== job 2707 ==
// pcie_pio_ctrl
module pcie_pio_ctrl (
  input          clk,
  input          reset,
  input          tvalid,
  input  [63:0]  tdata,
  output         tready,
  input  [7:0]   tstrb,
  input  [21:0]  tuser,
  input          tlast,
  output [7:0]   cfg_addr,
  output [31:0]  cfg_wr_data,
  output         cfg_rd_cmd,
  output         cfg_wr_cmd,
  input  [31:0]  cfg_rd_data,
  input          cfg_valid,
  output         fifo0_wr_cmd,
  output [131:0] fifo0_wr_data,
  input          fifo0_empty_flag,
  input          fifo0_full_flag,
  input          fifo0_prog_full_flag,
  input          fifo1_full_flag,
  input          fifo1_empty_flag,
  output         fifo1_rd_cmd,
  input  [131:0] fifo1_rd_data,
  input  [7:0]   cfg_bus_number,
  input  [4:0]   cfg_device_number,
  input  [2:0]   cfg_function_number,
  input          lnk_up,
  input          cfg_to_turnoff,
  output         cfg_to_turnoff_ok,
  output         tx_tvalid,
  output [63:0]  tx_tdata,
  input          tx_tready,
  output [7:0]   tx_tstrb,
  output         tx_tlast
);
  ...
Settings: LEC_CHECK=0, ABC_AREA=0, CAP_MARGIN=20, CELL_PAD_IN_SITES_DETAIL_PLACEMENT=2, CORE_ASPECT_RATIO=1.67, CORE_MARGIN=9, CORE_UTILIZATION=36, GPL_TIMING_DRIVEN=0, PLACE_DENSITY_LB_ADDON=0.02, SLEW_MARGIN=20, TNS_END_PERCENT=90; clock period 8.77 ns.
run.sh (not shown) runs the stock make flow with config.mk's settings and CLKGATE_MAP_FILE=.
Job 2707 did not stop at any stage, and its layout met the timing, design-rule and antenna checks.
Setup changes, job 2707 to job 8169
# job 2707
export LEC_CHECK = 0
export ABC_AREA = 0
export CAP_MARGIN = 20
export CELL_PAD_IN_SITES_DETAIL_PLACEMENT = 2
export CORE_ASPECT_RATIO = 1.67
export CORE_MARGIN = 9
export CORE_UTILIZATION = 36
export GPL_TIMING_DRIVEN = 0
export PLACE_DENSITY_LB_ADDON = 0.02
export SLEW_MARGIN = 20
export TNS_END_PERCENT = 90
create_clock -name core_clock -period 8.77 [get_ports {clk}]
# job 8169
export LEC_CHECK = 0
export ABC_AREA = 1
export CAP_MARGIN = 20
export CORE_MARGIN = 2
export CORE_UTILIZATION = 68
export SLEW_MARGIN = 20
create_clock -name core_clock -period 13.8 [get_ports {clk}]
Results
No stage failed in job 8169, and the final checks on the layout all came back clean. Delta (job 8169 minus job 2707): portion of total power attributed to combinational logic +0.5 points, sequential element share of the synthesized area down 1.9 points. Critical path buffer and inverter count (job 8169 over job 2707): increase, 4.
Setup changes, job 8169 to job 1642
# job 8169
export LEC_CHECK = 0
export ABC_AREA = 1
export CAP_MARGIN = 20
export CORE_MARGIN = 2
export CORE_UTILIZATION = 68
export SLEW_MARGIN = 20
create_clock -name core_clock -period 13.8 [get_ports {clk}]
# job 1642
export LEC_CHECK = 0
export CAP_MARGIN = 20
export CORE_MARGIN = 2
export CORE_UTILIZATION = 59
export SLEW_MARGIN = 20
create_clock -name core_clock -period 4.52 [get_ports {clk}]
==> results <==
Lower met1 demand-to-capacity share in global routing was reported by job 1642, not job 8169. Via count of the first global-routing pass, job 1642 and job 8169, higher one = job 8169. In the floorplan summary, job 1642 is listed with a die area greater than that of job 8169. Job 1642: final hold slack is 0.0074 ns lower than what job 8169 reported. Looking at netlist area before placement, job 1642 sits about 3% lower than job 8169 does. Between job 8169 and job 1642, number of multi-input combinational cells in the layout decreased. Path length in cells of the critical path delta for job 1642 relative to job 8169: 4 lower.

---

Starting RTL as in the previous note.
## pcie_pio_ctrl
module pcie_pio_ctrl (
  input          clk,
  input          reset,
  input          tvalid,
  input  [63:0]  tdata,
  output         tready,
  input  [7:0]   tstrb,
  input  [21:0]  tuser,
  input          tlast,
  output [7:0]   cfg_addr,
  output [31:0]  cfg_wr_data,
  output         cfg_rd_cmd,
  output         cfg_wr_cmd,
  input  [31:0]  cfg_rd_data,
  input          cfg_valid,
  output         fifo0_wr_cmd,
  output [131:0] fifo0_wr_data,
  input          fifo0_empty_flag,
  input          fifo0_full_flag,
  input          fifo0_prog_full_flag,
  input          fifo1_full_flag,
  input          fifo1_empty_flag,
  output         fifo1_rd_cmd,
  input  [131:0] fifo1_rd_data,
  input  [7:0]   cfg_bus_number,
  input  [4:0]   cfg_device_number,
  input  [2:0]   cfg_function_number,
  input          lnk_up,
  input          cfg_to_turnoff,
  output         cfg_to_turnoff_ok,
  output         tx_tvalid,
  output [63:0]  tx_tdata,
  input          tx_tready,
  output [7:0]   tx_tstrb,
  output         tx_tlast
);
  wire [7:0]  a4lm_addr;
  wire [31:0] a4lm_wr_data;
  wire        a4lm_wr_cmd, a4lm_rd_cmd;
  wire        req_compl, tlp_enc_ready;
  wire [2:0]  compl_code;
  wire [2:0]  tenc_tc;
  wire [1:0]  tenc_attr;
  wire [9:0]  tenc_len;
  wire [15:0] tenc_rid;
  wire [7:0]  tenc_tag;
  wire [7:0]  tenc_be;
  wire [12:0] tenc_addr;
  wire [31:0] a4lm_data;
  wire        a4lm_valid;
  wire [1:0]  a4lm_err_code;
  wire        awvalid, awready, wrvalid, wrready, bready, bvalid;
  wire        arvalid, arready, rready, rvalid;
  wire [1:0]  awprot, arprot, bresp;
  wire [7:0]  awaddr, araddr;
  wire [3:0]  wrstrb;
  wire [31:0] wrdata, rdata;
  wire [2:0]  rresp;
  wire        rfwrcmd, rfrdcmd, rf_data_valid, slave_need_rf;
  wire [4:0]  rfrdaddr, rfwraddr;
  wire [31:0] rfwrdata, rfrddata;
  axi_tlp_decoder #(.AXIDATAWIDTH(8)) u_dec (
  ...
clock: 2.81 ns
lec_check: 0
cap_margin: 20
core_margin: 2
core_utilization: 72
cts_cluster_size: 95
setup_slack_margin: 0.36
slew_margin: 20
tns_end_percent: 5
Edit:
--- a/flow/config.mk
+++ b/flow/config.mk
@@ -7,2 +7,3 @@
 export LEC_CHECK = 0
+export ABC_AREA = 1
 export CAP_MARGIN = 20
@@ -10,5 +11,5 @@
 export CORE_UTILIZATION = 72
-export CTS_CLUSTER_SIZE = 95
-export SETUP_SLACK_MARGIN = 0.36
+export CTS_CLUSTER_DIAMETER = 400
+export PLACE_DENSITY = 0.38
+export SETUP_SLACK_MARGIN = 0.44
 export SLEW_MARGIN = 20
-export TNS_END_PERCENT = 5
Hold slack degrades by 0.094 ns.
Global-route usage goes up by 1.1 points.
Synthesized cell count goes up by 39%.
Die area goes up by 3.0%.
Edit:
--- a/flow/config.mk
+++ b/flow/config.mk
@@ -7,3 +7,2 @@
 export LEC_CHECK = 0
-export ABC_AREA = 1
 export CAP_MARGIN = 20
@@ -12,3 +11,2 @@
 export CTS_CLUSTER_DIAMETER = 400
-export PLACE_DENSITY = 0.38
 export SETUP_SLACK_MARGIN = 0.44
What happened: The new run completed with no timing, DRC or antenna violations. Clock skew is higher by 0.018 ns. Cell count drops by about 22%. Die size shrinks by 3.0%. Setup slack is worse by 0.095 ns.
Edit:
--- a/flow/config.mk
+++ b/flow/config.mk
@@ -11,3 +11,5 @@
 export CTS_CLUSTER_DIAMETER = 400
-export SETUP_SLACK_MARGIN = 0.44
+export CTS_CLUSTER_SIZE = 10
+export PLACE_DENSITY_LB_ADDON = 0.08
+export SETUP_SLACK_MARGIN = 0.82
 export SLEW_MARGIN = 20
Now the flow ended with an error in 5_1_grt, error ODB-0269.
Die area stays the same.
Synthesized cell count does not change.
Area after synthesis does not change.
Edit:
--- a/flow/config.mk
+++ b/flow/config.mk
@@ -10,6 +10,3 @@
 export CORE_UTILIZATION = 72
-export CTS_CLUSTER_DIAMETER = 400
-export CTS_CLUSTER_SIZE = 10
-export PLACE_DENSITY_LB_ADDON = 0.08
-export SETUP_SLACK_MARGIN = 0.82
+export SETUP_SLACK_MARGIN = -0.28
 export SLEW_MARGIN = 20
Result:
- With this change the flow completed and failed the layout checks on negative setup slack
- die area does not change
- synthesized cell count does not change
- synthesized area stays the same
Edit:
--- a/flow/config.mk
+++ b/flow/config.mk
@@ -10,3 +10,5 @@
 export CORE_UTILIZATION = 72
-export SETUP_SLACK_MARGIN = -0.28
+export CTS_CLUSTER_SIZE = 14
+export PLACE_DENSITY = 0.95
+export SETUP_SLACK_MARGIN = 0.36
 export SLEW_MARGIN = 20
- Now the flow ended with an error in 5_1_grt, error ODB-0269
- area after synthesis stays the same
- die area is unchanged
- synthesized cell count stays the same
No activity file was given, so power comes from the tool's default toggle rates.
